==> design.v <==
`default_nettype none
module organ_tone (
    input  logic        clk,
    input  logic        rst,
    input  logic [3:0]  SW,
    output logic        tone,
    output logic [15:0] lcd_freq
);
logic newclock;  
logic reset;  
logic [31:0]d;  
logic [31:0]desiredfreq;  
logic [23:0] LcdDisplay;  
logic [31:0] ScopeInfoB;  
getdesiredfreq getfreq (.clk(clk), .SW(SW[3:1]),.desiredfreq(desiredfreq),
.LcdDisplay(LcdDisplay),.LcdinfoDisplay(lcd_freq),.ScopeInfoB(ScopeInfoB));
counter counter1(.clk(clk), .reset(reset | rst), .Q(d));
clockdiv clockdiv1(.d(d),.desiredfreq(desiredfreq),.clk(clk),.rst(rst),.reset(reset),.newclock(newclock));
mux2 mux (.a(newclock), .b(1'b0),.sel(SW[0]),.out(tone));
endmodule
module counter(input logic clk, input logic reset, output logic [31:0] Q);
always_ff @ (posedge (clk))
begin 
	if (reset)
		begin
		Q<=32'b1;
		end
	else
		Q<=Q+32'b1;
end
endmodule
module clockdiv (input logic [31:0] d,input logic [31:0] desiredfreq,input logic clk, input logic rst, output logic reset, output logic newclock);
always_ff @ (posedge (clk))
begin
	if (rst)
		begin
		newclock<=1'b0;
		reset<=1'b0;
		end
	else if (d==((32'd25000000/(desiredfreq))-32'd1))
		begin
		newclock<=1'b1;
		end
	else if (d>=((32'd50000000/(desiredfreq))-32'b1))
		begin
		newclock<=1'b0;
		reset<=1'b1;
		end
	else
		begin
		newclock<= newclock;
		reset<=1'b0;
		end
end
endmodule
module getdesiredfreq (
input logic clk, 
input logic [2:0] SW,
output logic [31:0] desiredfreq, 
output logic [23:0] LcdDisplay,
output logic [15:0] LcdinfoDisplay,
output logic [31:0] ScopeInfoB);
parameter character_0 =8'h30;
parameter character_1 =8'h31;
parameter character_2 =8'h32;
parameter character_3 =8'h33;
parameter character_4 =8'h34;
parameter character_5 =8'h35;
parameter character_6 =8'h36;
parameter character_7 =8'h37;
parameter character_8 =8'h38;
parameter character_9 =8'h39;
parameter character_A =8'h41;
parameter character_B =8'h42;
parameter character_C =8'h43;
parameter character_D =8'h44;
parameter character_E =8'h45;
parameter character_F =8'h46;
parameter character_G =8'h47;
parameter character_H =8'h48;
parameter character_I =8'h49;
parameter character_J =8'h4A;
parameter character_K =8'h4B;
parameter character_L =8'h4C;
parameter character_M =8'h4D;
parameter character_N =8'h4E;
parameter character_O =8'h4F;
parameter character_P =8'h50;
parameter character_Q =8'h51;
parameter character_R =8'h52;
parameter character_S =8'h53;
parameter character_T =8'h54;
parameter character_U =8'h55;
parameter character_V =8'h56;
parameter character_W =8'h57;
parameter character_X =8'h58;
parameter character_Y =8'h59;
parameter character_Z =8'h5A;
parameter character_lowercase_a= 8'h61;
parameter character_lowercase_b= 8'h62;
parameter character_lowercase_c= 8'h63;
parameter character_lowercase_d= 8'h64;
parameter character_lowercase_e= 8'h65;
parameter character_lowercase_f= 8'h66;
parameter character_lowercase_g= 8'h67;
parameter character_lowercase_h= 8'h68;
parameter character_lowercase_i= 8'h69;
parameter character_lowercase_j= 8'h6A;
parameter character_lowercase_k= 8'h6B;
parameter character_lowercase_l= 8'h6C;
parameter character_lowercase_m= 8'h6D;
parameter character_lowercase_n= 8'h6E;
parameter character_lowercase_o= 8'h6F;
parameter character_lowercase_p= 8'h70;
parameter character_lowercase_q= 8'h71;
parameter character_lowercase_r= 8'h72;
parameter character_lowercase_s= 8'h73;
parameter character_lowercase_t= 8'h74;
parameter character_lowercase_u= 8'h75;
parameter character_lowercase_v= 8'h76;
parameter character_lowercase_w= 8'h77;
parameter character_lowercase_x= 8'h78;
parameter character_lowercase_y= 8'h79;
parameter character_lowercase_z= 8'h7A;
parameter character_colon = 8'h3A;           
parameter character_stop = 8'h2E;            
parameter character_semi_colon = 8'h3B;    
parameter character_minus = 8'h2D;          
parameter character_divide = 8'h2F;          
parameter character_plus = 8'h2B;           
parameter character_comma = 8'h2C;           
parameter character_less_than = 8'h3C;     
parameter character_greater_than = 8'h3E;  
parameter character_equals = 8'h3D;          
parameter character_question = 8'h3F;       
parameter character_dollar = 8'h24;          
parameter character_space=8'h20;            
parameter character_exclaim=8'h21;           
always_comb
	case(SW[2:0])
	3'b000: 
		begin
		desiredfreq=32'd523; 
		LcdDisplay={character_D,character_O,character_space}; 
		LcdinfoDisplay=16'h0523;
		ScopeInfoB={character_S,character_0,character_0,character_0};
		end
	3'b001: 
		begin 
		desiredfreq=32'd587; 
		LcdDisplay={character_R,character_E,character_space}; 
		LcdinfoDisplay=16'h0587;
		ScopeInfoB={character_S,character_0,character_0,character_1};
		end
	3'b010: 
		begin 
		desiredfreq=32'd659; 
		LcdDisplay={character_M, character_E,character_space}; 
		LcdinfoDisplay=16'h0659;
		ScopeInfoB={character_S,character_0,character_1,character_0};
		end
	3'b011: 
		begin 
		desiredfreq=32'd698; 
		LcdDisplay={character_F, character_A,character_space}; 
		LcdinfoDisplay=16'h0698;
		ScopeInfoB={character_S,character_0,character_1,character_1};
		end
	3'b100: 
		begin 
		desiredfreq=32'd783; 
		LcdDisplay={character_S, character_O,character_space}; 
		LcdinfoDisplay=16'h0783;
		ScopeInfoB={character_S,character_1,character_0,character_0};
		end
	3'b101: 
		begin 
		desiredfreq=32'd880; 
		LcdDisplay={character_L, character_A,character_space}; 
		LcdinfoDisplay=16'h0880;
		ScopeInfoB={character_S,character_1,character_0,character_1};
		end
	3'b110: 
		begin 
		desiredfreq=32'd987; 
		LcdDisplay={character_T, character_I,character_space};
		LcdinfoDisplay=16'h0987;
		ScopeInfoB={character_S,character_1,character_1,character_0};
		end
	3'b111: 
		begin 
		desiredfreq=32'd1046; 
		LcdDisplay={character_D, character_O, character_2};
		LcdinfoDisplay=16'h1046;
		ScopeInfoB={character_S,character_1,character_1,character_1};
		end
	default:
		begin 
		desiredfreq=32'd1000; 
		LcdDisplay={character_N, character_O,character_space};		
		LcdinfoDisplay=16'h1000;
		ScopeInfoB={character_S,character_lowercase_z,character_lowercase_z,character_lowercase_z};
		end 
	endcase
endmodule
module mux2 (input logic a, input logic b, input logic sel, output logic out);
assign out=sel?a:b;
endmodule
==> run.sh <==
#!/bin/bash
# the make line also repeats each setting of config.mk as NAME=value (left out here)
make -C /OpenROAD-flow-scripts/flow DESIGN_CONFIG=/design/flow/config.mk WORK_HOME=/design/flow/orfs CLKGATE_MAP_FILE= finish
==> config.mk <==
export PLATFORM = sky130hd
export DESIGN_NAME = organ_tone
export DESIGN_NICKNAME = organ_tone
export VERILOG_FILES = /design/flow/design.v
export SDC_FILE = /design/flow/constraint.sdc
export NUM_CORES = 4
export LEC_CHECK = 0
export CAP_MARGIN = 20
export CELL_PAD_IN_SITES_DETAIL_PLACEMENT = 0
export CORE_MARGIN = 3
export CORE_UTILIZATION = 26
export CTS_CLUSTER_SIZE = 42
export GPL_ROUTABILITY_DRIVEN = 0
export GPL_TIMING_DRIVEN = 0
export HOLD_SLACK_MARGIN = 0.28
export PLACE_DENSITY = 0.66
export SETUP_SLACK_MARGIN = 5.0
export SLEW_MARGIN = 30
export TNS_END_PERCENT = 55
==> constraint.sdc <==
create_clock -name core_clock -period 100.0 [get_ports {clk}]
set_input_delay 20.0000 -clock core_clock [delete_from_list [all_inputs] [get_ports {clk}]]
set_output_delay 20.0000 -clock core_clock [all_outputs]
set_load 0.01 [all_outputs]
==> results of run 1 <==
[per-layer routing]
metal  up-vias  track usage  share of wire
met5         -            0              0
met4         0        0.115          0.071
met3       633       0.0275           0.10
met2      3351        0.282           0.40
met1     28308        0.266           0.42
li1      28382            -              -
[cell type report]
type                       instances  share of cell area
multi-input combinational       6803               0.855
clock inverter                     2            0.000216
antenna                            6            0.000260
tap                             2624              0.0568
buffer                           293              0.0390
timing repair buffer             142              0.0218
sequential                        34              0.0118
inverter                         175              0.0121
clock buffer                       6             0.00240
timing repair inverter             1            0.000151
[through the flow]
| stage | hold WS, ns | worst slack, ns | util |
|---|---|---|---|
| after floorplan | 0.432 | 11.75 | - |
| after global placement | 0.453 | -7.74 | 0.280 |
| after detailed placement | 0.461 | -6.42 | 0.282 |
| after CTS | 0.469 | 5.03 | 0.286 |
| after global routing | 0.496 | 4.70 | 0.296 |
| final | 0.484 | 8.57 | 0.296 |
[timing repair]
item / 4_1_cts / 5_1_grt
pin swaps: 11 / 72
cloned: 0 / 2
setup buffers: 16 / 95
resized: 177 / 314
setup endpoints to repair: 2 / 2
==> qor.yml, run 1 <==
cts_hold_buf: 0
vias_per_cell: 6.02
synth_flops: 34
tns_ns: 0
dieArea_um2: 203000
reg2regPathDepth: 17
vias: 60674
startpoint: "SW[1]"
cts-root-buf: "clkbuf_16"
crit_end: "clockdiv1.reset"
synthAoiAreaFrac: 0.368
fp_util: 0.262
simple_gate_share: 0.305
status: "complete, no violations"
cp_common_cell: "ha_1"
synthToLayoutAreaGrowth_pct: 12.8
synthTopLogicFamily: "AND-OR/OR-AND gates"
clk_latency_ns: 0.29
slowest_stage: "or4b_1"
dieWidth_um: 450
hold_path_depth: 2
placed_cell_area_um2: 55100
path_delay_family: "AND-OR/OR-AND gates"
tightestPinTransition_ns: 1.15
drtIter0Drc: 7572
cap_violations: 0
finalCritPeriodShare: 0.914
hold_start: "clockdiv1.reset"
synth.top_cells.by_area: "ha_1 (11%), xnor2_1 (6.4%), a21oi_1 (5.5%)"
grt_pass1_vias: 53384
skew_ns: 0.00921
cp.arrival_ns: 91.63
drv_slew: 0
critical_path_class: "input pin to flip-flop"
instances_no_fill: 10086
die_h_um: 450
timing.rr.end: "counter1.Q[31]"
critPathLaunchType: "input pin"
most_common_cell: "nor2_1"
path_max_fanout: 10
top_cells_by_count: "nor2_1 (719), nand2_1 (634), a21oi_1 (568)"
cts_num_sinks: 34
max_freq_mhz: 10.9
clockBufferDepth: 2
crit_buf_inv: 58
synthCells: 7299
crit_path_end_kind: "flip-flop"
grt.total_usage: 0.193
ys.flop_type: "dfxtp_1"
slew_headroom: 0.231
setup_viol: 0
warnings: 44
dp.cells: 9959
tritoncts: "done"
top_cell_area_share: 0.114
ys_cells: 7299
clk_pin_slew_worst_paths_ns: 0.06
xor_area_frac: 0.0994
cts_buffers: 5
synthArstFlopShare: 0
core_area_um2: 195000
worstHoldEndpoint: "clockdiv1.reset"
dp_hpwl_um: 164000
routed_wl_um: 211000
fin_area_um2: 57800
drcViolationCount: 0
rows: 162
timing.final.crit_period_ns: 91.43
synth.mux.area_fraction: 0.0489
syn-cell-area_um2: 51300
rsz0062_at_grt: "no"
hold_viol: 0
largest_area_cell: "ha_1"
nNetsFinal: 7928
critPathRequiredTime_ns: 100.20
io_pins: 23
yosysWarningCount: 3
rr_startpoint: "counter1.Q[3]"
ys_types: 201
io_buffers: 19
ant_nets: 0
area.sequential_um2: 681
grt_antenna_before_repair: 5
wire_per_inst_um: 20.9
ys_sh_adder: 0.114
grt_max_degree: 49
grt_overflow: 0
hold_class: "flip-flop to flip-flop"
drt-pass1-iter-count: 6
postSynthSeqShare: 0.0133
synth_area_per_cell_um2: 7.02
combGateArea_um2: 49500
htreeDepth: 2
grt_pass1_wl_um: 317000
fill_cells: 21308
edf_count: 0
reg2reg_slack_ns: 96.08
max_stage_delay_ns: 0.55
cp.depth: 345
yosys.stat.chipArea_um2: 51300
==> inputs of run 2 (changes only) <==
- ABC_AREA: not set -> 1
- CELL_PAD_IN_SITES_DETAIL_PLACEMENT: 0 -> not set
- CORE_ASPECT_RATIO: not set -> 1.03
- CORE_MARGIN: 3 -> 2
- CORE_UTILIZATION: 26 -> 72
- GPL_ROUTABILITY_DRIVEN: 0 -> 1
- GPL_TIMING_DRIVEN: 0 -> not set
- HOLD_SLACK_MARGIN: 0.28 -> not set
- MAX_ROUTING_LAYER: not set -> met5
- PLACE_DENSITY: 0.66 -> not set
- PLACE_DENSITY_LB_ADDON: not set -> 0.21
- SETUP_SLACK_MARGIN: 5.0 -> -2.0
- SLEW_MARGIN: 30 -> 20
- TNS_END_PERCENT: 55 -> not set
- clock period: 100.0 -> 58.3 ns (I/O delays scaled with it)
==> qor.yml, run 2 <==
stop_stage: "3_5_place_dp"
synth_area_per_cell_um2: 5.62  # was 7.02 µm²
synthAoiAreaFrac: 0.127  # was 0.368
io_pins: 23  # unchanged
ys_sh_adder: 0.108  # was 0.114
syn-cell-area_um2: 54100  # was 51300 µm²
stop_error: "[ERROR DPL-0033] detailed placement checks failed during check placement."
ys_types: 106  # was 201
synth_flops: 34  # unchanged
yosys.stat.chipArea_um2: 54100  # was 51300 µm²
io_buffers: 19  # unchanged
dieArea_um2: 77400  # was 203000 µm²
gp_congestion: 1.24
synthArstFlopShare: 0  # unchanged
postSynthSeqShare: 0.0126  # was 0.0133
synth.top_cells.by_area: "nand2_1 (18%), ha_1 (11%), inv_1 (9.2%)"  # was ha_1 (11%), xnor2_1 (6.4%), a21oi_1 (5.5%)
synth.mux.area_fraction: 0.00113  # was 0.0489
core_area_um2: 74800  # was 195000 µm²
die_h_um: 282  # was 450 µm
top_cells_by_count: "nand2_1 (2582), inv_1 (1329), nor2_1 (896)"  # was nor2_1 (719), nand2_1 (634), a21oi_1 (568)
synthCells: 9630  # was 7299
rows: 102  # was 162
largest_area_cell: "nand2_1"  # was ha_1
status: "aborted with a tool error"  # was complete, no violations
simple_gate_share: 0.553  # was 0.305
edf_count: 0  # unchanged
yosysWarningCount: 3  # unchanged
fp_util: 0.724  # was 0.262
ys_cells: 9630  # was 7299
dieWidth_um: 274  # was 450 µm
xor_area_frac: 0.0606  # was 0.0994
top_cell_area_share: 0.179  # was 0.114
synthTopLogicFamily: "simple AND/OR/NAND/NOR gates"  # was AND-OR/OR-AND gates
most_common_cell: "nand2_1"  # was nor2_1
ys.flop_type: "dfxtp_1"  # unchanged
==> run 2: metrics by stage <==
stage / TNS (ns) / setup slack (ns) / cells
floorplan: -3.96 / -1.98 / 9635
global placement: -0.217 / -0.117 / 12810
==> inputs of run 3 (changes only) <==
- CORE_ASPECT_RATIO: 1.03 -> not set
- CORE_UTILIZATION: 72 -> 58
- CTS_CLUSTER_SIZE: 42 -> not set
- GPL_ROUTABILITY_DRIVEN: 1 -> not set
- MAX_ROUTING_LAYER: met5 -> not set
- PLACE_DENSITY_LB_ADDON: 0.21 -> 0.2
- SETUP_SLACK_MARGIN: -2.0 -> not set
- clock period: 58.3 -> 70.7 ns (I/O delays scaled with it)
==> qor.yml, run 3 <==
status: "complete, no violations"  # was aborted with a tool error
yosysWarningCount: 3  # unchanged
fin_area_um2: 57500
critical_path_class: "input pin to flip-flop"
path_delay_family: "simple AND/OR/NAND/NOR gates"
top_cell_area_share: 0.179  # unchanged
rows: 112  # was 102
grt_pass1_vias: 59159
critPathLaunchType: "input pin"
ys_types: 106  # unchanged
cp_common_cell: "nand2_1"
vias_per_cell: 6.03
finalCritPeriodShare: 0.953
cp.arrival_ns: 67.54
fp_util: 0.583  # was 0.724
slew_headroom: 0.368
reg2regPathDepth: 29
synthToLayoutAreaGrowth_pct: 6.15
syn-cell-area_um2: 54100  # unchanged
clk_latency_ns: 0.28
top_cells_by_count: "nand2_1 (2582), inv_1 (1329), nor2_1 (896)"  # unchanged
hold_start: "counter1.Q[21]"
synth_flops: 34  # unchanged
postSynthSeqShare: 0.0126  # unchanged
timing.rr.end: "counter1.Q[31]"
path_max_fanout: 20
drv_slew: 0
synthArstFlopShare: 0  # unchanged
reg2reg_slack_ns: 66.26
rr_startpoint: "counter1.Q[2]"
crit_end: "clockdiv1.reset"
largest_area_cell: "nand2_1"  # unchanged
startpoint: "SW[1]"
hold_viol: 0
htreeDepth: 2
max_freq_mhz: 14.8
synthTopLogicFamily: "simple AND/OR/NAND/NOR gates"  # unchanged
most_common_cell: "nand2_1"  # unchanged
gp_congestion: 1.05  # was 1.24
drtIter0Drc: 8087
synthAoiAreaFrac: 0.127  # unchanged
dp_hpwl_um: 173000
grt_antenna_before_repair: 6
worstHoldEndpoint: "counter1.Q[21]"
core_area_um2: 92900  # was 74800 µm²
grt.total_usage: 0.427
cp.depth: 355
nNetsFinal: 10266
synthCells: 9630  # unchanged
drcViolationCount: 0
fin_ws_ns: 3.33
critPathRequiredTime_ns: 70.87
xor_area_frac: 0.0606  # unchanged
synth_area_per_cell_um2: 5.62  # unchanged
warnings: 43
hold_path_depth: 2
vias: 66595
die_h_um: 310  # was 282 µm
tritoncts: "done"
skew_ns: 0.00428
grt_overflow: 0
edf_count: 0  # unchanged
crit_path_end_kind: "flip-flop"
cts_hold_buf: 0
grt_pass1_wl_um: 326000
crit_buf_inv: 58
dieArea_um2: 95800  # was 77400 µm²
yosys.stat.chipArea_um2: 54100  # unchanged
clk_pin_slew_worst_paths_ns: 0.05
cap_violations: 0
clockBufferDepth: 2
post-place-ws_ns: -1.26
tightestPinTransition_ns: 0.948
cts_buffers: 5
synth.top_cells.by_area: "nand2_1 (18%), ha_1 (11%), inv_1 (9.2%)"  # unchanged
wire_per_inst_um: 19.7
routed_wl_um: 218000
ys_sh_adder: 0.108  # unchanged
slowest_stage: "o21ai_0"
ys_cells: 9630  # unchanged
placed_cell_area_um2: 55100
io_buffers: 19  # unchanged
ys.flop_type: "dfxtp_1"  # unchanged
synth.mux.area_fraction: 0.00113  # unchanged
timing.final.crit_period_ns: 67.37
io_pins: 23  # unchanged
ant_nets: 0
drt-pass1-iter-count: 10
setup_viol: 0
max_stage_delay_ns: 0.63
dieWidth_um: 310  # was 274 µm
simple_gate_share: 0.553  # unchanged
cts-root-buf: "clkbuf_16"
cts_num_sinks: 34
hold_class: "flip-flop to flip-flop"
grt_max_degree: 41
==> run 3: layout make-up <==
class                      instances  area [µm²]
antenna                            5        12.5
clock buffer                       7         143
clock inverter                     1        5.00
fill                            9419       35400
inverter                        1455        5660
multi-input combinational       7988       47000
sequential                        34         681
tap                             1254        1570
timing repair buffer             305        2380
timing repair inverter             4        25.0
==> run 3: repair_timing <==
action,4_1_cts,5_1_grt
gates resized,29,288
pin swaps,2,82
buffers inserted,5,149
cloned,1,9
setup endpoints to repair,2,2
==> run 3: stage by stage <==
| stage | utilization | cells | TNS (ns) | hold slack [ns] |
|---|---|---|---|---|
| floorplan | - | 9635 | 0 | 0.409 |
| detailed placement | 0.593 | 10876 | -2.49 | 0.475 |
| finish | 0.619 | 11053 | 0 | 0.488 |
| CTS | 0.596 | 10890 | 0 | 0.483 |
| global route | 0.618 | 11048 | -1.26 | 0.525 |
| global placement | 0.593 | 10876 | -1.05 | 0.466 |
==> run 3: per-layer routing <==
layer / vias up / GRT usage / share of wire
met2: 3756 / 0.671 / 0.42
met5: - / 0 / 0.00011
met3: 887 / 0.0786 / 0.11
met4: 4 / 0.231 / 0.067
met1: 30104 / 0.550 / 0.40
li1: 31844 / - / -
==> inputs of run 4 (changes only) <==
- ABC_AREA: 1 -> not set
- CORE_ASPECT_RATIO: not set -> 1.84
- CORE_UTILIZATION: 58 -> 59
- CTS_CLUSTER_DIAMETER: not set -> 28
- GPL_ROUTABILITY_DRIVEN: not set -> 1
- MAX_ROUTING_LAYER: not set -> met5
- PLACE_DENSITY: not set -> 0.57
- PLACE_DENSITY_LB_ADDON: 0.2 -> not set
- SETUP_SLACK_MARGIN: not set -> 5.0
- clock period: 70.7 -> 112.0 ns (I/O delays scaled with it)
==> qor.yml, run 4 <==
edf_count: 0  # unchanged
simple_gate_share: 0.305  # was 0.553
crit_buf_inv: 23  # was 58
gp_congestion: 1.06  # was 1.05
setup_viol: 0  # unchanged
grt_pass1_wl_um: 345000  # was 326000 µm
met1_usage: 0.435  # was 0.550
ys.flop_type: "dfxtp_1"  # unchanged
dieArea_um2: 89400  # was 95800 µm²
crit_end: "clockdiv1.reset"  # unchanged
hold_class: "flip-flop to flip-flop"  # unchanged
slowest_stage: "or3_2"  # was o21ai_0
startpoint: "SW[2]"  # was SW[1]
crit_path_end_kind: "flip-flop"  # unchanged
dp.cells: 8250  # was 10876
routed_wl_um: 228000  # was 218000 µm
synthTopLogicFamily: "AND-OR/OR-AND gates"  # was simple AND/OR/NAND/NOR gates
worstHoldEndpoint: "clockdiv1.reset"  # was counter1.Q[21]
cts-root-buf: "clkbuf_16"  # unchanged
grt_antenna_before_repair: 13  # was 6
slew_headroom: 0.140  # was 0.368
rows: 146  # was 112
clockBufferDepth: 2  # unchanged
drv_slew: 0  # unchanged
gr-usage-met2: 0.832  # was 0.671
synthToLayoutAreaGrowth_pct: 1.72  # was 6.15%
syn-cell-area_um2: 51300  # was 54100 µm²
tritoncts: "done"  # unchanged
critical_path_class: "input pin to flip-flop"  # unchanged
top_cells_by_count: "nor2_1 (719), nand2_1 (634), a21oi_1 (568)"  # was nand2_1 (2582), inv_1 (1329), nor2_1 (896)
clk_pin_slew_worst_paths_ns: 0.06  # was 0.05 ns
synthCells: 7299  # was 9630
die_h_um: 404  # was 310 µm
hold_start: "clockdiv1.reset"  # was counter1.Q[21]
top_cell_area_share: 0.114  # was 0.179
grt_pass1_vias: 60823  # was 59159
cp_common_cell: "ha_1"  # was nand2_1
nNetsFinal: 7630  # was 10266
drt-pass1-iter-count: 9  # was 10
synthAoiAreaFrac: 0.368  # was 0.127
drcViolationCount: 0  # unchanged
path_delay_family: "AND-OR/OR-AND gates"  # was simple AND/OR/NAND/NOR gates
cts_buffers: 5  # unchanged
xor_area_frac: 0.0994  # was 0.0606
reg2reg_slack_ns: 107.88  # was 66.26 ns
critPathRequiredTime_ns: 112.16  # was 70.87 ns
timing.final.crit_period_ns: 101.66
most_common_cell: "nor2_1"  # was nand2_1
hold_viol: 0  # unchanged
grt_max_degree: 57  # was 41
cts_num_sinks: 34  # unchanged
synth.mux.area_fraction: 0.0489  # was 0.00113
wire_per_inst_um: 27.5  # was 19.7 µm
max_stage_delay_ns: 0.71  # was 0.63 ns
path_max_fanout: 29  # was 20
ys_cells: 7299  # was 9630
critPathLaunchType: "input pin"  # unchanged
cp.depth: 335  # was 355
grt.total_usage: 0.489  # was 0.427
tightestPinTransition_ns: 1.28  # was 0.948 ns
vias_per_cell: 7.38  # was 6.03
max_freq_mhz: 9.84
yosys.stat.chipArea_um2: 51300  # was 54100 µm²
synth_flops: 34  # unchanged
io_buffers: 19  # unchanged
yosysWarningCount: 3  # unchanged
htreeDepth: 2  # unchanged
ys_sh_adder: 0.114  # was 0.108
finalCritPeriodShare: 0.908  # was 0.953
cp.arrival_ns: 101.81  # was 67.54 ns
reg2regPathDepth: 25  # was 29
grt_overflow: 0  # unchanged
grt_busiest_layer: "met2"  # unchanged
postSynthSeqShare: 0.0133  # was 0.0126
warnings: 46  # was 43
tns_ns: 0  # unchanged
ant_nets: 0  # unchanged
largest_area_cell: "ha_1"  # was nand2_1
synth.top_cells.by_area: "ha_1 (11%), xnor2_1 (6.4%), a21oi_1 (5.5%)"  # was nand2_1 (18%), ha_1 (11%), inv_1 (9.2%)
drtIter0Drc: 5202  # was 8087
synth_area_per_cell_um2: 7.02  # was 5.62 µm²
skew_ns: 0.00313  # was 0.00428 ns
cap_violations: 0  # unchanged
status: "complete, no violations"  # unchanged
rsz0062_at_grt: "no"
instances_no_fill: 8276  # was 11053
timing.rr.end: "clockdiv1.reset"  # was counter1.Q[31]
synthArstFlopShare: 0  # unchanged
dp_hpwl_um: 178000  # was 173000 µm
rr_startpoint: "counter1.Q[0]"  # was counter1.Q[2]
hold_path_depth: 2  # unchanged
dieWidth_um: 221  # was 310 µm
core_area_um2: 86000  # was 92900 µm²
clk_latency_ns: 0.28  # about the same
cts_hold_buf: 0  # unchanged
vias: 61072  # was 66595
ys_types: 201  # was 106
grt.met3_usage: 0.129  # was 0.0786
io_pins: 23  # unchanged
fp_util: 0.596  # was 0.583
## run 4: final cells by class
class	instances	area, µm²
clock buffer	7	143
timing repair buffer	136	1070
inverter	175	683
sequential	34	681
tap	1110	1390
multi-input combinational	6805	48200
clock inverter	1	5.00
antenna	8	20.0
fill	8515	33900
## run 4: per-layer routing
layer / share of wire / up-vias
met5: 0.00034 / -
met4: 0.14 / 12
met3: 0.083 / 1704
met2: 0.46 / 3391
met1: 0.31 / 28269
li1: - / 27696
## run 4: timing repair
action / CTS / global route
endpoints found under the setup margin: 0 / 2
resized: 0 / 28
setup buffers: 0 / 7
## run 4: through the flow
stage | area (µm²) | worst slack (ns) | util | hold WS [ns]
6_report | 52100 | 10.34 | 0.606 | 0.486
5_1_grt | 52100 | 5.01 | 0.606 | 0.510
4_1_cts | 51900 | 7.57 | 0.603 | 0.482
3_5_place_dp | 51800 | 7.48 | 0.602 | 0.474
3_3_place_gp | 51800 | 7.89 | 0.602 | 0.453
2_1_floorplan | 51300 | 21.35 | - | 0.432
==> inputs of run 5 (changes only) <==
- ABC_AREA: not set -> 1
- CORE_ASPECT_RATIO: 1.84 -> not set
- CORE_UTILIZATION: 59 -> 57
- CTS_CLUSTER_DIAMETER: 28 -> not set
- GPL_ROUTABILITY_DRIVEN: 1 -> not set
- MAX_ROUTING_LAYER: met5 -> not set
- PLACE_DENSITY: 0.57 -> not set
- SETUP_SLACK_MARGIN: 5.0 -> not set
- clock period: 112.0 -> 79.3 ns (I/O delays scaled with it)
==> qor.yml, run 5 <==
status: "complete, no violations"  # unchanged
simple_gate_share: 0.553  # was 0.305
dieArea_um2: 97500  # was 89400 µm²
synth_flops: 34  # unchanged
gr-usage-met2: 0.663  # was 0.832
grt_overflow: 0  # unchanged
fin_area_um2: 55400  # was 52100 µm²
cap_violations: 0  # unchanged
nNetsFinal: 10083  # was 7630
dp.cells: 10821  # was 8250
drt-pass1-iter-count: 12  # was 9
dieWidth_um: 312  # was 221 µm
drcViolationCount: 0  # unchanged
grt_max_degree: 52  # was 57
ant_nets: 0  # unchanged
crit_path_end_kind: "flip-flop"  # unchanged
fin_util: 0.586  # was 0.606
xor_area_frac: 0.0606  # was 0.0994
grt_pass1_vias: 58550  # was 60823
reg2reg_slack_ns: 74.55  # was 107.88 ns
rr_startpoint: "counter1.Q[1]"  # was counter1.Q[0]
synth.top_cells.by_area: "nand2_1 (18%), ha_1 (11%), inv_1 (9.2%)"  # was ha_1 (11%), xnor2_1 (6.4%), a21oi_1 (5.5%)
cp_common_cell: "nand2_1"  # was ha_1
die_h_um: 312  # was 404 µm
clk_latency_ns: 0.30  # was 0.28 ns
timing.rr.end: "counter1.Q[30]"  # was clockdiv1.reset
path_max_fanout: 27  # was 29
io_pins: 23  # unchanged
critPathLaunchType: "input pin"  # unchanged
drtIter0Drc: 6847  # was 5202
finalCritPeriodShare: 0.939  # was 0.908
dp_hpwl_um: 173000  # was 178000 µm
synth_area_per_cell_um2: 5.62  # was 7.02 µm²
crit_end: "clockdiv1.newclock"  # was clockdiv1.reset
reg2regPathDepth: 28  # was 25
startpoint: "SW[3]"  # was SW[2]
io_buffers: 19  # unchanged
fp_util: 0.572  # was 0.596
vias: 65231  # was 61072
vias_per_cell: 6.00  # was 7.38
routed_wl_um: 214000  # was 228000 µm
most_common_cell: "nand2_1"  # was nor2_1
cts_num_sinks: 34  # unchanged
drv_slew: 0  # unchanged
rows: 113  # was 146
yosys.stat.chipArea_um2: 54100  # was 51300 µm²
slew_headroom: 0.284  # was 0.140
ys_types: 106  # was 201
grt_pass1_wl_um: 327000  # was 345000 µm
worstHoldEndpoint: "counter1.Q[0]"  # was clockdiv1.reset
ys_sh_adder: 0.108  # was 0.114
grt.total_usage: 0.416  # was 0.489
synthTopLogicFamily: "simple AND/OR/NAND/NOR gates"  # was AND-OR/OR-AND gates
slowest_stage: "ha_1"  # was or3_2
synthCells: 9630  # was 7299
synthToLayoutAreaGrowth_pct: 2.35  # was 1.72%
postSynthSeqShare: 0.0126  # was 0.0133
grt_busiest_layer: "met2"  # unchanged
yosysWarningCount: 3  # unchanged
clockBufferDepth: 2  # unchanged
tritoncts: "done"  # unchanged
top_cell_area_share: 0.179  # was 0.114
tns_ns: 0  # unchanged
critPathRequiredTime_ns: 79.54  # was 112.16 ns
max_stage_delay_ns: 0.47  # was 0.71 ns
cts-root-buf: "clkbuf_16"  # unchanged
wire_per_inst_um: 19.7  # was 27.5 µm
ys_cells: 9630  # was 7299
setup_viol: 0  # unchanged
tightestPinTransition_ns: 1.06  # was 1.28 ns
cts_buffers: 5  # unchanged
htreeDepth: 2  # unchanged
timing.final.crit_period_ns: 74.48
ys.flop_type: "dfxtp_1"  # unchanged
hold_path_depth: 1  # was 2
skew_ns: 0.0147  # was 0.00313 ns
clk_pin_slew_worst_paths_ns: 0.07  # was 0.06 ns
instances_no_fill: 10879  # was 8276
hold_start: "counter1.Q[0]"  # was clockdiv1.reset
synthArstFlopShare: 0  # unchanged
path_delay_family: "simple AND/OR/NAND/NOR gates"  # was AND-OR/OR-AND gates
hold_class: "flip-flop to flip-flop"  # unchanged
grt.met3_usage: 0.0705  # was 0.129
synth.mux.area_fraction: 0.00113  # was 0.0489
cts_hold_buf: 0  # unchanged
edf_count: 0  # unchanged
placed_cell_area_um2: 54600  # was 51800 µm²
met1_usage: 0.541  # was 0.435
warnings: 45  # was 46
synthAoiAreaFrac: 0.127  # was 0.368
hold_viol: 0  # unchanged
crit_buf_inv: 54  # was 23
grt_antenna_before_repair: 10  # was 13
cp.depth: 364  # was 335
fill_cells: 9983  # was 8515
cp.arrival_ns: 74.72  # was 101.81 ns
largest_area_cell: "nand2_1"  # was ha_1
max_freq_mhz: 13.4
top_cells_by_count: "nand2_1 (2582), inv_1 (1329), nor2_1 (896)"  # was nor2_1 (719), nand2_1 (634), a21oi_1 (568)
gp_congestion: 1.06  # about the same
core_area_um2: 94600  # was 86000 µm²
syn-cell-area_um2: 54100  # was 51300 µm²
critical_path_class: "input pin to flip-flop"  # unchanged
## run 5: repair_timing
item / CTS / global route
endpoints found under the setup margin: 0 / 2
resized: 0 / 79
setup buffers: 0 / 42
## run 5: layer usage
layer	share of wire	up-vias
met1	0.41	29779
met5	0.00011	-
met3	0.11	695
met4	0.060	4
met2	0.43	3274
li1	-	31479
## run 5: area by class of cell
class | instances | area (µm²) | area share
inverter | 1455 | 5650 | 0.102
timing repair inverter | 1 | 7.51 | 0.000135
multi-input combinational | 7986 | 46300 | 0.835
sequential | 34 | 681 | 0.0123
timing repair buffer | 127 | 1000 | 0.0181
antenna | 3 | 7.51 | 0.000135
clock inverter | 3 | 68.8 | 0.00124
tap | 1265 | 1580 | 0.0286
clock buffer | 5 | 125 | 0.00226
## run 5: through the flow
stage | worst slack (ns) | hold slack [ns]
global placement | 0.145 | 0.438
finish | 4.82 | 0.470
global route | -0.186 | 0.484
CTS | 0.140 | 0.460
detailed placement | 0.0389 | 0.444
floorplan | 12.60 | 0.409
==> inputs of run 6 (changes only) <==
- ABC_AREA: 1 -> not set
- CORE_UTILIZATION: 57 -> 26
- CTS_CLUSTER_SIZE: not set -> 78
- GPL_TIMING_DRIVEN: not set -> 0
- clock period: 79.3 -> 100.0 ns (I/O delays scaled with it)
==> qor.yml, run 6 <==
status: "complete, no violations"  # unchanged
grt_max_degree: 56  # was 52
placed_cell_area_um2: 55100  # was 54600 µm²
startpoint: "SW[1]"  # was SW[3]
hold_start: "clockdiv1.reset"  # was counter1.Q[0]
crit_buf_inv: 57  # was 54
synth.mux.area_fraction: 0.0489  # was 0.00113
xor_area_frac: 0.0994  # was 0.0606
hold_path_depth: 2  # was 1
cts_buffers: 5  # unchanged
routed_wl_um: 235000  # was 214000 µm
synthAoiAreaFrac: 0.368  # was 0.127
grt_pass1_vias: 55876  # was 58550
critPathRequiredTime_ns: 100.15  # was 79.54 ns
synthTopLogicFamily: "AND-OR/OR-AND gates"  # was simple AND/OR/NAND/NOR gates
hold_viol: 0  # unchanged
synthArstFlopShare: 0  # unchanged
io_buffers: 19  # unchanged
timing.final.crit_period_ns: 95.97
cap_violations: 0  # unchanged
crit_path_end_kind: "flip-flop"  # unchanged
max_freq_mhz: 10.4
cts_hold_buf: 0  # unchanged
fp_util: 0.262  # was 0.572
htreeDepth: 2  # unchanged
gp_congestion: 0.979  # was 1.06
hold_class: "flip-flop to flip-flop"  # unchanged
cts-root-buf: "clkbuf_16"  # unchanged
reg2reg_slack_ns: 96.09  # was 74.55 ns
crit_end: "clockdiv1.reset"  # was clockdiv1.newclock
path_delay_family: "AND-OR/OR-AND gates"  # was simple AND/OR/NAND/NOR gates
io_pins: 23  # unchanged
timing.rr.end: "clockdiv1.reset"  # was counter1.Q[30]
grt.total_usage: 0.223  # was 0.416
synthCells: 7299  # was 9630
core_area_um2: 195000  # was 94600 µm²
fill_cells: 21493  # was 9983
ys_types: 201  # was 106
grt_overflow: 0  # unchanged
clockBufferDepth: 2  # unchanged
drt-pass1-iter-count: 8  # was 12
syn-cell-area_um2: 51300  # was 54100 µm²
setup_viol: 0  # unchanged
path_max_fanout: 19  # was 27
slowest_stage: "or4_1"  # was ha_1
worstHoldEndpoint: "clockdiv1.reset"  # was counter1.Q[0]
critPathLaunchType: "input pin"  # unchanged
grt_pass1_wl_um: 351000  # was 327000 µm
wire_per_inst_um: 23.5  # was 19.7 µm
dp_hpwl_um: 187000  # was 173000 µm
yosysWarningCount: 3  # unchanged
clk_latency_ns: 0.28  # was 0.30 ns
postSynthSeqShare: 0.0133  # was 0.0126
dieArea_um2: 201000  # was 97500 µm²
synth_area_per_cell_um2: 7.02  # was 5.62 µm²
yosys.stat.chipArea_um2: 51300  # was 54100 µm²
cts_num_sinks: 34  # unchanged
top_cell_area_share: 0.114  # was 0.179
drcViolationCount: 0  # unchanged
cp.arrival_ns: 96.12  # was 74.72 ns
dieWidth_um: 448  # was 312 µm
reg2regPathDepth: 25  # was 28
nNetsFinal: 7855  # was 10083
edf_count: 0  # unchanged
vias: 60378  # was 65231
rr_startpoint: "counter1.Q[0]"  # was counter1.Q[1]
ys_sh_adder: 0.114  # was 0.108
synth_flops: 34  # unchanged
top_cells_by_count: "nor2_1 (719), nand2_1 (634), a21oi_1 (568)"  # was nand2_1 (2582), inv_1 (1329), nor2_1 (896)
simple_gate_share: 0.305  # was 0.553
ys.flop_type: "dfxtp_1"  # unchanged
skew_ns: 0.00373  # was 0.0147 ns
vias_per_cell: 6.03  # was 6.00
ant_nets: 0  # unchanged
grt_antenna_before_repair: 9  # was 10
tritoncts: "done"  # unchanged
max_stage_delay_ns: 0.57  # was 0.47 ns
ys_cells: 7299  # was 9630
area.sequential_um2: 681  # unchanged
synthToLayoutAreaGrowth_pct: 10.2  # was 2.35%
slew_headroom: 0.148  # was 0.284
warnings: 44  # was 45
largest_area_cell: "ha_1"  # was nand2_1
combGateArea_um2: 48700  # was 46300 µm²
die_h_um: 448  # was 312 µm
clk_pin_slew_worst_paths_ns: 0.06  # was 0.07 ns
drtIter0Drc: 6148  # was 6847
drv_slew: 0  # unchanged
most_common_cell: "nor2_1"  # was nand2_1
synth.top_cells.by_area: "ha_1 (11%), xnor2_1 (6.4%), a21oi_1 (5.5%)"  # was nand2_1 (18%), ha_1 (11%), inv_1 (9.2%)
finalCritPeriodShare: 0.960  # was 0.939
fin_area_um2: 56500  # was 55400 µm²
rows: 162  # was 113
cp.depth: 358  # was 364
tightestPinTransition_ns: 1.27  # was 1.06 ns
critical_path_class: "input pin to flip-flop"  # unchanged
run 6: final cells by class:
| cell class | count | area share |
|---|---|---|
| antenna | 4 | 0.000177 |
| clock buffer | 5 | 0.00221 |
| clock inverter | 3 | 0.000797 |
| buffer | 285 | 0.0373 |
| sequential | 34 | 0.0120 |
| multi-input combinational | 6802 | 0.862 |
| inverter | 175 | 0.0126 |
| tap | 2624 | 0.0581 |
| timing repair buffer | 79 | 0.0146 |
run 6: metal layers:
| layer | GRT usage | vias up | part of all wire |
|---|---|---|---|
| li1 | - | 28185 | - |
| met1 | 0.297 | 29021 | 0.43 |
| met2 | 0.355 | 2628 | 0.44 |
| met3 | 0.0237 | 544 | 0.071 |
| met4 | 0.110 | 0 | 0.058 |
| met5 | 0 | - | 0 |
run 6: what timing repair did:
action,CTS,global route
pin swaps,3,24
cloned,0,0
resized,91,197
setup endpoints to repair,2,2
setup buffers,4,42
run 6: stage by stage:
step           hold WS, ns  worst slack, ns  utilization  instances  TNS [ns]
2_1_floorplan        0.432            11.75            -       7304         0
3_3_place_gp         0.459           -10.00        0.280       9947    -19.91
3_5_place_dp         0.458            -8.54        0.282       9960    -16.99
4_1_cts              0.469           0.0257        0.284       9970         0
5_1_grt              0.514           -0.163        0.289      10008    -0.242
6_report             0.472             4.03        0.289      10011         0
==> inputs of run 7 (changes only) <==
- CAP_MARGIN: 20 -> 5
- CORE_ASPECT_RATIO: not set -> 0.83
- CORE_MARGIN: 2 -> 9
- CTS_CLUSTER_DIAMETER: not set -> 317
- CTS_CLUSTER_SIZE: 78 -> not set
- GPL_ROUTABILITY_DRIVEN: not set -> 0
- GPL_TIMING_DRIVEN: 0 -> not set
- MAX_ROUTING_LAYER: not set -> met4
- PLACE_DENSITY_LB_ADDON: not set -> 0.11
- TNS_END_PERCENT: not set -> 15
- clock period: 100.0 -> 108.0 ns (I/O delays scaled with it)
==> qor.yml, run 7 <==
dp_hpwl_um: 197000  # was 187000 µm
slew_headroom: 0.254  # was 0.148
cp.arrival_ns: 102.16  # was 96.12 ns
cts_num_sinks: 34  # unchanged
critical_path_class: "input pin to flip-flop"  # unchanged
rows: 148  # was 162
reg2reg_slack_ns: 103.99  # was 96.09 ns
cp_common_cell: "ha_1"
ys_cells: 7299  # unchanged
most_common_cell: "nor2_1"  # unchanged
met1_usage: 0.340  # was 0.297
grt_max_degree: 48  # was 56
cts_buffers: 5  # unchanged
io_pins: 23  # unchanged
worstHoldEndpoint: "clockdiv1.reset"  # unchanged
synthCells: 7299  # unchanged
drtIter0Drc: 5750  # was 6148
xor_area_frac: 0.0994  # unchanged
ys_types: 201  # unchanged
io_buffers: 19  # unchanged
cts-root-buf: "clkbuf_16"  # unchanged
drt-pass1-iter-count: 6  # was 8
crit_path_end_kind: "flip-flop"  # unchanged
synthTopLogicFamily: "AND-OR/OR-AND gates"  # unchanged
synth.mux.area_fraction: 0.0489  # unchanged
clk_latency_ns: 0.29  # was 0.28 ns
grt_pass1_vias: 53628  # was 55876
timing.rr.end: "counter1.Q[31]"  # was clockdiv1.reset
grt.total_usage: 0.221  # was 0.223
setup_viol: 0  # unchanged
fp_util: 0.261  # was 0.262
postSynthSeqShare: 0.0133  # unchanged
hold_viol: 0  # unchanged
hold_class: "flip-flop to flip-flop"  # unchanged
skew_ns: 0.00628  # was 0.00373 ns
edf_count: 0  # unchanged
core_area_um2: 196000  # was 195000 µm²
rr_startpoint: "counter1.Q[3]"  # was counter1.Q[0]
hold_start: "clockdiv1.reset"  # unchanged
synth_flops: 34  # unchanged
routed_wl_um: 247000  # was 235000 µm
ant_nets: 0  # unchanged
tns_ns: 0  # unchanged
whs_ns: 0.481  # was 0.472 ns
htreeDepth: 2  # unchanged
timing.final.crit_period_ns: 102.01
tritoncts: "done"  # unchanged
crit_buf_inv: 20  # was 57
startpoint: "SW[2]"  # was SW[1]
dieWidth_um: 505  # was 448 µm
synthToLayoutAreaGrowth_pct: 5.50  # was 10.2%
simple_gate_share: 0.305  # unchanged
clk_pin_slew_worst_paths_ns: 0.07  # was 0.06 ns
max_freq_mhz: 9.80
syn-cell-area_um2: 51300  # unchanged
drv_slew: 0  # unchanged
clockBufferDepth: 2  # unchanged
warnings: 44  # unchanged
synth_area_per_cell_um2: 7.02  # unchanged
grt_antenna_before_repair: 10  # was 9
reg2regPathDepth: 16  # was 25
path_delay_family: "AND-OR/OR-AND gates"  # unchanged
dieArea_um2: 214000  # was 201000 µm²
largest_area_cell: "ha_1"  # unchanged
status: "complete, no violations"  # unchanged
tightestPinTransition_ns: 1.11  # was 1.27 ns
cap_violations: 0  # unchanged
vias: 58246  # was 60378
wire_per_inst_um: 25.2  # was 23.5 µm
top_cells_by_count: "nor2_1 (719), nand2_1 (634), a21oi_1 (568)"  # unchanged
cts_hold_buf: 0  # unchanged
synthArstFlopShare: 0  # unchanged
finalCritPeriodShare: 0.945  # was 0.960
synthAoiAreaFrac: 0.368  # unchanged
ys.flop_type: "dfxtp_1"  # unchanged
cp.depth: 333  # was 358
yosys.stat.chipArea_um2: 51300  # unchanged
grt_pass1_wl_um: 363000  # was 351000 µm
critPathLaunchType: "input pin"  # unchanged
top_cell_area_share: 0.114  # unchanged
vias_per_cell: 5.95  # was 6.03
hold_path_depth: 2  # unchanged
grt.met3_usage: 0.0204  # was 0.0237
nNetsFinal: 7638  # was 7855
die_h_um: 423  # was 448 µm
path_max_fanout: 29  # was 19
drcViolationCount: 0  # unchanged
grt_overflow: 0  # unchanged
ys_sh_adder: 0.114  # unchanged
gr-usage-met2: 0.317  # was 0.355
max_stage_delay_ns: 0.68  # was 0.57 ns
grt_busiest_layer: "met1"  # was met2
crit_end: "clockdiv1.reset"  # unchanged
yosysWarningCount: 3  # unchanged
critPathRequiredTime_ns: 108.15  # was 100.15 ns
rsz0062_at_grt: "no"
slowest_stage: "or3_2"  # was or4_1
synth.top_cells.by_area: "ha_1 (11%), xnor2_1 (6.4%), a21oi_1 (5.5%)"  # unchanged
## run 7: area by class of cell
cell class              instances  area, µm²
flip-flops and latches         34        681
inverters                     175        684
clock inverters                 2       12.5
diodes                          6       15.0
repair buffers                145       1130
fillers                     21662     142000
clock buffers                   6        139
multi-input cells            6804      48100
well taps                    2625       3280
## run 7: what timing repair did
action | 4_1_cts | 5_1_grt
endpoints found under the setup margin | 0 | 2
resized | 0 | 16
buffers inserted | 0 | 3
## run 7: per-stage QoR
step	std cells	utilization	cell area (µm²)	setup slack [ns]
3_3_place_gp	9778	0.274	53800	4.58
4_1_cts	9786	0.275	53900	4.55
3_5_place_dp	9778	0.274	53800	4.52
5_1_grt	9792	0.276	54100	0.111
6_report	9797	0.276	54100	5.99
2_1_floorplan	7304	-	51300	18.15
## run 7: per-layer routing
| metal | vias up | routed length [µm] |
|---|---|---|
| met1 | 28430 | 128000 |
| met4 | 0 | 3520 |
| li1 | 27751 | - |
| met3 | 154 | 14900 |
| met5 | - | 0 |
| met2 | 1911 | 100000 |
==> inputs of run 8 (changes only) <==
- CAP_MARGIN: 5 -> 20
- CELL_PAD_IN_SITES_DETAIL_PLACEMENT: not set -> 2
- CORE_ASPECT_RATIO: 0.83 -> not set
- CORE_MARGIN: 9 -> 3
- CTS_CLUSTER_DIAMETER: 317 -> not set
- CTS_CLUSTER_SIZE: not set -> 54
- GPL_ROUTABILITY_DRIVEN: 0 -> not set
- GPL_TIMING_DRIVEN: not set -> 1
- HOLD_SLACK_MARGIN: not set -> 0.28
- MAX_ROUTING_LAYER: met4 -> not set
- PLACE_DENSITY_LB_ADDON: 0.11 -> 0.01
- SETUP_SLACK_MARGIN: not set -> 5.0
- SLEW_MARGIN: 20 -> 30
- TNS_END_PERCENT: 15 -> 55
- clock period: 108.0 -> 100.0 ns (I/O delays scaled with it)
==> qor.yml, run 8 <==
cp.depth: 319  # was 333
placed_cell_area_um2: 54200  # was 53800 µm²
grt.total_usage: 0.277  # was 0.221
cts_buffers: 5  # unchanged
finalCritPeriodShare: 0.900  # was 0.945
critPathLaunchType: "input pin"  # unchanged
cap_violations: 0  # unchanged
hold_path_depth: 2  # unchanged
reg2regPathDepth: 16  # unchanged
critical_path_class: "input pin to flip-flop"  # unchanged
synth_area_per_cell_um2: 7.02  # unchanged
skew_ns: 0.0130  # was 0.00628 ns
drv_slew: 0  # unchanged
grt_pass1_wl_um: 432000  # was 363000 µm
synthAoiAreaFrac: 0.368  # unchanged
yosys.stat.chipArea_um2: 51300  # unchanged
grt_overflow: 0  # unchanged
rr_startpoint: "counter1.Q[3]"  # unchanged
xor_area_frac: 0.0994  # unchanged
setup_viol: 0  # unchanged
crit_end: "clockdiv1.reset"  # unchanged
worstHoldEndpoint: "clockdiv1.reset"  # unchanged
dp_hpwl_um: 237000  # was 197000 µm
synth_flops: 34  # unchanged
wl_met1_um: 147000  # was 128000 µm
io_buffers: 19  # unchanged
gp_congestion: 0.922
combGateArea_um2: 49100  # was 48100 µm²
fp_util: 0.262  # was 0.261
core_area_um2: 195000  # was 196000 µm²
path_max_fanout: 25  # was 29
htreeDepth: 2  # unchanged
slowest_stage: "a2111oi_1"  # was or3_2
cts_num_sinks: 34  # unchanged
routed-wl-met3_um: 7840  # was 14900 µm
grt_antenna_before_repair: 17  # was 10
rows: 162  # was 148
synthCells: 7299  # unchanged
timing.final.crit_period_ns: 89.96
synthToLayoutAreaGrowth_pct: 9.23  # was 5.50%
vias: 59943  # was 58246
slew_headroom: 0.250  # was 0.254
grt_pass1_vias: 61832  # was 53628
die_h_um: 450  # was 423 µm
synthArstFlopShare: 0  # unchanged
vias_per_cell: 6.04  # was 5.95
edf_count: 0  # unchanged
tritoncts: "done"  # unchanged
rsz0062_at_grt: "no"  # unchanged
startpoint: "SW[2]"  # unchanged
drtIter0Drc: 3784  # was 5750
wire_per_inst_um: 29.6  # was 25.2 µm
ys_cells: 7299  # unchanged
top_layer: "met4"  # unchanged
ys_sh_adder: 0.114  # unchanged
hold_start: "clockdiv1.reset"  # unchanged
status: "complete, no violations"  # unchanged
fin_util: 0.287  # was 0.276
io_pins: 23  # unchanged
yosysWarningCount: 3  # unchanged
ys.flop_type: "dfxtp_1"  # unchanged
hold_viol: 0  # unchanged
syn-cell-area_um2: 51300  # unchanged
dieArea_um2: 203000  # was 214000 µm²
dieWidth_um: 450  # was 505 µm
reg2reg_slack_ns: 95.64  # was 103.99 ns
ys_types: 201  # unchanged
hold_class: "flip-flop to flip-flop"  # unchanged
timing.rr.end: "counter1.Q[31]"  # unchanged
critPathRequiredTime_ns: 100.21  # was 108.15 ns
tightestPinTransition_ns: 1.12  # was 1.11 ns
drt-pass1-iter-count: 5  # was 6
crit_path_end_kind: "flip-flop"  # unchanged
path_delay_family: "AND-OR/OR-AND gates"  # unchanged
clk_latency_ns: 0.31  # was 0.29 ns
postSynthSeqShare: 0.0133  # unchanged
area.sequential_um2: 681  # unchanged
cts_hold_buf: 0  # unchanged
clk_pin_slew_worst_paths_ns: 0.05  # was 0.07 ns
most_common_cell: "nor2_1"  # unchanged
fin_area_um2: 56000  # was 54100 µm²
grt_max_degree: 42  # was 48
nNetsFinal: 7765  # was 7638
top_cell_area_share: 0.114  # unchanged
ant_nets: 0  # unchanged
synthTopLogicFamily: "AND-OR/OR-AND gates"  # unchanged
max_freq_mhz: 11.1
cp.arrival_ns: 90.17  # was 102.16 ns
drcViolationCount: 0  # unchanged
clockBufferDepth: 2  # unchanged
warnings: 44  # unchanged
max_stage_delay_ns: 0.60  # was 0.68 ns
simple_gate_share: 0.305  # unchanged
largest_area_cell: "ha_1"  # unchanged
top_cells_by_count: "nor2_1 (719), nand2_1 (634), a21oi_1 (568)"  # unchanged
crit_buf_inv: 24  # was 20
cp_common_cell: "ha_1"  # unchanged
synth.mux.area_fraction: 0.0489  # unchanged
synth.top_cells.by_area: "ha_1 (11%), xnor2_1 (6.4%), a21oi_1 (5.5%)"  # unchanged
dr_wl_met2_um: 132000  # was 100000 µm
cts-root-buf: "clkbuf_16"  # unchanged
routed_wl_um: 294000  # was 247000 µm
fill_cells: 23321  # was 21662
==> run 8: metal layers <==
metal,vias up,global-route usage
met3,197,0.0115
met2,943,0.454
met5,-,0
met4,0,0.0521
li1,27937,-
met1,30866,0.401
==> run 8: final cells by class <==
class                      instances  area share
multi-input combinational       6808       0.877
antenna                            4    0.000179
inverter                         175      0.0123
clock inverter                     1   0.0000894
timing repair buffer             268      0.0375
sequential                        34      0.0122
clock buffer                       7     0.00255
tap                             2624      0.0586
==> run 8: through the flow <==
stage / setup WS, ns / setup TNS [ns] / cells / hold slack (ns)
floorplan: 11.75 / 0 / 7304 / 0.432
global placement: -4.36 / -8.61 / 9822 / 0.458
detailed placement: -4.72 / -9.33 / 9822 / 0.469
CTS: 5.02 / 0 / 9853 / 0.478
global route: 4.94 / 0 / 9918 / 0.518
finish: 10.05 / 0 / 9921 / 0.476
==> run 8: what timing repair did <==
item	in CTS	in global routing
cloned	3	3
resized	60	153
pin swaps	10	27
setup buffers	20	61
endpoints found under the setup margin	2	2
==> inputs of run 9 (changes only) <==
- CELL_PAD_IN_SITES_DETAIL_PLACEMENT: 2 -> not set
- CORE_MARGIN: 3 -> 2
- CORE_UTILIZATION: 26 -> 65
- CTS_CLUSTER_SIZE: 54 -> not set
- GPL_TIMING_DRIVEN: 1 -> not set
- HOLD_SLACK_MARGIN: 0.28 -> not set
- PLACE_DENSITY_LB_ADDON: 0.01 -> not set
- SETUP_SLACK_MARGIN: 5.0 -> not set
- SLEW_MARGIN: 30 -> 20
- TNS_END_PERCENT: 55 -> not set
- clock period: 100.0 -> 81.4 ns (I/O delays scaled with it)
==> qor.yml, run 9 <==
critPathRequiredTime_ns: 81.59  # was 100.21 ns
worstHoldEndpoint: "clockdiv1.reset"  # unchanged
grt_pass1_wl_um: 312000  # was 432000 µm
drt-pass1-iter-count: 13  # was 5
synthArstFlopShare: 0  # unchanged
crit_end: "clockdiv1.reset"  # unchanged
vias: 63224  # was 59943
fp_util: 0.660  # was 0.262
rows: 102  # was 162
gp_congestion: 1.17  # was 0.922
cts_hold_buf: 0  # unchanged
synthAoiAreaFrac: 0.368  # unchanged
routed_wl_um: 207000  # was 294000 µm
setup_viol: 0  # unchanged
grt_max_degree: 64  # was 42
dieArea_um2: 81100  # was 203000 µm²
slew_headroom: 0.275  # was 0.250
warnings: 46  # was 44
timing.rr.end: "counter1.Q[31]"  # unchanged
rr_startpoint: "counter1.Q[3]"  # unchanged
ys_cells: 7299  # unchanged
xor_area_frac: 0.0994  # unchanged
crit_path_end_kind: "flip-flop"  # unchanged
grt_pass1_vias: 56090  # was 61832
grt.total_usage: 0.468  # was 0.277
synth.mux.area_fraction: 0.0489  # unchanged
path_max_fanout: 13  # was 25
startpoint: "SW[2]"  # unchanged
ant_nets: 0  # unchanged
reg2regPathDepth: 16  # unchanged
dieWidth_um: 285  # was 450 µm
yosys.stat.chipArea_um2: 51300  # unchanged
largest_area_cell: "ha_1"  # unchanged
cp_common_cell: "ha_1"  # unchanged
tritoncts: "done"  # unchanged
cp.arrival_ns: 78.75  # was 90.17 ns
drtIter0Drc: 7655  # was 3784
io_buffers: 19  # unchanged
finalCritPeriodShare: 0.965  # was 0.900
skew_ns: 0.00594  # was 0.0130 ns
cp.depth: 315  # was 319
synthToLayoutAreaGrowth_pct: 11.0  # was 9.23%
synth.top_cells.by_area: "ha_1 (11%), xnor2_1 (6.4%), a21oi_1 (5.5%)"  # unchanged
postSynthSeqShare: 0.0133  # unchanged
hold_viol: 0  # unchanged
syn-cell-area_um2: 51300  # unchanged
clockBufferDepth: 2  # unchanged
nNetsFinal: 8074  # was 7765
clk_latency_ns: 0.28  # was 0.31 ns
ys_types: 201  # unchanged
path_delay_family: "AND-OR/OR-AND gates"  # unchanged
vias_per_cell: 7.31  # was 6.04
hold_class: "flip-flop to flip-flop"  # unchanged
max_freq_mhz: 12.7
dp_hpwl_um: 155000  # was 237000 µm
hold_start: "clockdiv1.reset"  # unchanged
critPathLaunchType: "input pin"  # unchanged
slowest_stage: "or4_4"  # was a2111oi_1
top_cell_area_share: 0.114  # unchanged
drv_slew: 0  # unchanged
die_h_um: 285  # was 450 µm
timing.final.crit_period_ns: 78.56
tightestPinTransition_ns: 1.07  # was 1.12 ns
tns_ns: 0  # unchanged
yosysWarningCount: 3  # unchanged
cap_violations: 0  # unchanged
hold_path_depth: 2  # unchanged
io_pins: 23  # unchanged
most_common_cell: "nor2_1"  # unchanged
wire_per_inst_um: 24.0  # was 29.6 µm
cts_buffers: 5  # unchanged
status: "complete, no violations"  # unchanged
crit_buf_inv: 23  # was 24
htreeDepth: 2  # unchanged
critical_path_class: "input pin to flip-flop"  # unchanged
max_stage_delay_ns: 0.60  # about the same
drcViolationCount: 0  # unchanged
ys_sh_adder: 0.114  # unchanged
top_cells_by_count: "nor2_1 (719), nand2_1 (634), a21oi_1 (568)"  # unchanged
cts-root-buf: "clkbuf_16"  # unchanged
synthTopLogicFamily: "AND-OR/OR-AND gates"  # unchanged
ys.flop_type: "dfxtp_1"  # unchanged
edf_count: 0  # unchanged
grt_overflow: 0  # unchanged
reg2reg_slack_ns: 77.67  # was 95.64 ns
simple_gate_share: 0.305  # unchanged
synthCells: 7299  # unchanged
synth_flops: 34  # unchanged
grt_antenna_before_repair: 9  # was 17
clk_pin_slew_worst_paths_ns: 0.06  # was 0.05 ns
cts_num_sinks: 34  # unchanged
synth_area_per_cell_um2: 7.02  # unchanged
core_area_um2: 77700  # was 195000 µm²
==> run 9: layer usage <==
| layer | GRT usage | vias up | part of all wire | wire length, µm |
|---|---|---|---|---|
| met2 | 0.686 | 4410 | 0.40 | 82300 |
| met3 | 0.141 | 1044 | 0.15 | 30200 |
| met1 | 0.611 | 29110 | 0.39 | 80100 |
| met5 | 0 | - | 0.00043 | 89 |
| li1 | - | 28646 | - | - |
| met4 | 0.252 | 14 | 0.070 | 14600 |
==> run 9: repair_timing <==
item	CTS	global route
resized	40	296
buffers inserted	14	150
pin swaps	9	114
cloned	2	9
setup endpoints to repair	2	2
==> run 9: final cells by class <==
cell class | count | area, µm²
inverter | 175 | 694
fill | 6545 | 20800
multi-input combinational | 6812 | 49600
sequential | 34 | 681
clock inverter | 1 | 5.00
clock buffer | 7 | 143
antenna | 7 | 17.5
timing repair buffer | 572 | 4420
timing repair inverter | 1 | 8.76
tap | 1040 | 1300
==> run 9: through the flow <==
step	hold slack (ns)	worst slack (ns)	cell area (µm²)	std cells	util
2_1_floorplan	0.432	0.000405	51400	7304	-
3_3_place_gp	0.450	-1.75	53900	8459	0.694
3_5_place_dp	0.469	-2.63	53900	8459	0.694
4_1_cts	0.478	0.0361	54400	8483	0.700
5_1_grt	0.499	-0.529	56900	8642	0.732
6_report	0.488	2.84	56900	8649	0.732
